run 1:
==> flow/design.v <==
module TMDS_Encoder (
    input  wire       PixelClk,
    output reg  [9:0] pDataOutRaw,    
    input  wire [7:0] pDataOut,       
    input  wire       pC0,
    input  wire       pC1,
    input  wire       pVde
);
localparam [9:0] kCtlTkn0 = 10'b1101010100;
localparam [9:0] kCtlTkn1 = 10'b0010101011;
localparam [9:0] kCtlTkn2 = 10'b0101010100;
localparam [9:0] kCtlTkn3 = 10'b1010101011;
function [3:0] sum_bits8;
    input [7:0] u;
    integer i;
    begin
        sum_bits8 = 4'd0;
        for (i = 0; i < 8; i = i + 1)
            sum_bits8 = sum_bits8 + {3'b000, u[i]};
    end
endfunction
reg  [7:0] pDataOut_1;
reg  [3:0] n1d_1;
reg        pC0_1, pC1_1, pVde_1;
reg  [8:0] q_m_2;
reg  [3:0] n1q_m_2, n0q_m_2;
reg        pC0_2, pC1_2, pVde_2;
reg  signed [4:0] cnt_t_3;
wire [8:0] q_m_xor_1, q_m_xnor_1, q_m_1;
wire [3:0] n1q_m_1;
always @(posedge PixelClk) begin
    pVde_1     <= pVde;
    n1d_1      <= sum_bits8(pDataOut);
    pDataOut_1 <= pDataOut;
    pC0_1      <= pC0;
    pC1_1      <= pC1;
end
assign q_m_xor_1[0]  = pDataOut_1[0];
assign q_m_xnor_1[0] = pDataOut_1[0];
genvar gi;
generate
    for (gi = 1; gi < 8; gi = gi + 1) begin : encode
        assign q_m_xor_1[gi]  = q_m_xor_1[gi-1] ^ pDataOut_1[gi];
        assign q_m_xnor_1[gi] = ~(q_m_xnor_1[gi-1] ^ pDataOut_1[gi]);
    end
endgenerate
assign q_m_xor_1[8]  = 1'b1;
assign q_m_xnor_1[8] = 1'b0;
assign q_m_1 = (n1d_1 > 4'd4 || (n1d_1 == 4'd4 && pDataOut_1[0] == 1'b0)) ?
               q_m_xnor_1 : q_m_xor_1;
assign n1q_m_1 = sum_bits8(q_m_1[7:0]);
always @(posedge PixelClk) begin
    n1q_m_2 <= n1q_m_1;
    n0q_m_2 <= 4'd8 - n1q_m_1;
    q_m_2   <= q_m_1;
    pC0_2   <= pC0_1;
    pC1_2   <= pC1_1;
    pVde_2  <= pVde_1;
end
wire cond_balanced_2     = (cnt_t_3 == 5'sd0) || (n1q_m_2 == 4'd4);
wire cond_not_balanced_2 = (cnt_t_3 > 5'sd0 && n1q_m_2 > 4'd4) ||
                           (cnt_t_3 < 5'sd0 && n1q_m_2 < 4'd4);
wire [9:0] control_token_2 = (!pC1_2 && !pC0_2) ? kCtlTkn0 :
                             (!pC1_2 &&  pC0_2) ? kCtlTkn1 :
                             ( pC1_2 && !pC0_2) ? kCtlTkn2 :
                                                  kCtlTkn3;
wire [9:0] q_out_2 =
    !pVde_2                            ? control_token_2 :
    (cond_balanced_2 && !q_m_2[8])     ? {~q_m_2[8], q_m_2[8], ~q_m_2[7:0]} :
    (cond_balanced_2 &&  q_m_2[8])     ? {~q_m_2[8], q_m_2[8],  q_m_2[7:0]} :
    cond_not_balanced_2                ? {1'b1,      q_m_2[8], ~q_m_2[7:0]} :
                                         {1'b0,      q_m_2[8],  q_m_2[7:0]};
wire signed [4:0] dc_bias_2 = $signed({1'b0, n0q_m_2}) - $signed({1'b0, n1q_m_2});
wire signed [4:0] cnt_t_2 =
    !pVde_2                        ? 5'sd0 :
    (cond_balanced_2 && !q_m_2[8]) ? cnt_t_3 + dc_bias_2 :
    (cond_balanced_2 &&  q_m_2[8]) ? cnt_t_3 - dc_bias_2 :
    cond_not_balanced_2            ? cnt_t_3 + $signed({3'b000,  q_m_2[8], 1'b0}) + dc_bias_2 :
                                     cnt_t_3 - $signed({3'b000, ~q_m_2[8], 1'b0}) - dc_bias_2;
always @(posedge PixelClk) begin
    cnt_t_3     <= cnt_t_2;
    pDataOutRaw <= q_out_2;    
end
endmodule
module rgb2dvi (
    input  wire        PixelClk,
    input  wire [23:0] vid_pData,
    input  wire        vid_pVDE,
    input  wire        vid_pHSync,
    input  wire        vid_pVSync,
    output wire [9:0]  pDataOutRaw0,    
    output wire [9:0]  pDataOutRaw1,    
    output wire [9:0]  pDataOutRaw2     
);
TMDS_Encoder DataEncoder0 (
    .PixelClk(PixelClk), .pDataOutRaw(pDataOutRaw0),
    .pDataOut(vid_pData[15:8]), .pC0(vid_pHSync), .pC1(vid_pVSync), .pVde(vid_pVDE));
TMDS_Encoder DataEncoder1 (
    .PixelClk(PixelClk), .pDataOutRaw(pDataOutRaw1),
    .pDataOut(vid_pData[7:0]), .pC0(1'b0), .pC1(1'b0), .pVde(vid_pVDE));
TMDS_Encoder DataEncoder2 (
    .PixelClk(PixelClk), .pDataOutRaw(pDataOutRaw2),
    .pDataOut(vid_pData[23:16]), .pC0(1'b0), .pC1(1'b0), .pVde(vid_pVDE));
endmodule
clock: 3.42 ns
lec_check: 0
cap_margin: 40
cell_pad_in_sites_global_placement: 0
core_aspect_ratio: 0.91
core_margin: 2
core_utilization: 72
cts_cluster_diameter: 204
gpl_routability_driven: 1
place_density_lb_addon: 0.28
setup_slack_margin: -0.22
slew_margin: 35
run.sh (not shown) runs the stock make flow with config.mk's settings and CLKGATE_MAP_FILE=.
| run 1 | all stages done | FAIL | setup timing |
diff inputs: run 1 => run 2
==> flow/config.mk <==
export PLATFORM = sky130hd
export DESIGN_NAME = rgb2dvi
export DESIGN_NICKNAME = rgb2dvi
export VERILOG_FILES = /design/flow/design.v
export SDC_FILE = /design/flow/constraint.sdc
export NUM_CORES = 4
export LEC_CHECK = 0
export CAP_MARGIN = 0
export CORE_MARGIN = 2
export CORE_UTILIZATION = 72
export CTS_CLUSTER_DIAMETER = 145
export SETUP_SLACK_MARGIN = -0.21
export SLEW_MARGIN = 20
==> flow/constraint.sdc <==
create_clock -name core_clock -period 3.18 [get_ports {PixelClk}]
set_input_delay 0.6360 -clock core_clock [delete_from_list [all_inputs] [get_ports {PixelClk}]]
set_output_delay 0.6360 -clock core_clock [all_outputs]
set_load 0.01 [all_outputs]
[summary]
Part of the Yosys area used for sequential elements came out exactly the same in run 1 and run 2. The flow ended early for run 2: it failed with a tool error in global routing (5_1_grt). Re cell area after synthesis: no difference whatsoever between run 1 and run 2. Die area: run 1 vs run 2, no meaningful difference. [compare] base=run 1 new=run 2: floorplan row count rose by 1; post-detailed-placement cell area rose by about 1%.
Input-level comparison between run 3 and run 2:
--- a/flow/config.mk
+++ b/flow/config.mk
@@ -6,8 +6,8 @@
 export NUM_CORES = 4
 export LEC_CHECK = 0
-export CAP_MARGIN = 0
+export CAP_MARGIN = 40
 export CORE_MARGIN = 2
 export CORE_UTILIZATION = 72
-export CTS_CLUSTER_DIAMETER = 145
-export SETUP_SLACK_MARGIN = -0.21
+export PLACE_DENSITY = 0.41
+export SETUP_SLACK_MARGIN = -0.19
 export SLEW_MARGIN = 20
Comparing run 2 against run 3, there is no change at all in post-synthesis instance area.
None of the runs run 2 and run 3 ends with a clean layout.
To summarise run 3: no stage aborted, but the layout did not pass its checks, failing on setup timing.
Run 2: it failed during global routing (5_1_grt), and the tool reported DPL-0033.
Taking run 2 as the reference, in run 3 count of library flops with an enable pin saw little to no change, cell resize tally after clock tree synthesis saw an increase, yosys stat chip area saw little to no change, die width saw little to no change.
Status: instance count after placement with tap cells included parity (run 3, run 2)
Between run 3 and run 2, it is run 3 whose number of post-CTS setup repair buffers is lower, by 2.
Looking at run 2 and run 3, the die area is a wash.
Input changes introduced in run 4 (baseline for comparison: run 3):
--- a/flow/config.mk
+++ b/flow/config.mk
@@ -6,8 +6,7 @@
 export NUM_CORES = 4
 export LEC_CHECK = 0
-export CAP_MARGIN = 40
+export ABC_AREA = 1
+export CAP_MARGIN = 20
 export CORE_MARGIN = 2
 export CORE_UTILIZATION = 72
-export PLACE_DENSITY = 0.41
-export SETUP_SLACK_MARGIN = -0.19
 export SLEW_MARGIN = 20
==> flow/constraint.sdc <==
create_clock -name core_clock -period 4.05 [get_ports {PixelClk}]
set_input_delay 0.8100 -clock core_clock [delete_from_list [all_inputs] [get_ports {PixelClk}]]
set_output_delay 0.8100 -clock core_clock [all_outputs]
set_load 0.01 [all_outputs]
Results
- Between run 4 and run 3, it is run 4 whose post-detailed-route via-to-cell ratio is lower, by 8.2%.
- Relative to run 3, area growth from synthesis to layout has decreased by 8.9 points in run 4.
- Run 4: all stages done; final checks FAILED (setup timing).
- Run 3 → run 4: highest clock frequency the design can meet shows a reduction of 5.5%, footprint of the multi-input gates shows a reduction of 65 sq um, count of plain and timing-repair buffers shows a reduction of 41.
- Run 4 vs. run 3: worst setup slack went up, via count of the first global-routing pass went up, vertical die dimension went up.
- Relative to run 3, the post-layout instance area measured on run 4 has decreased slightly.
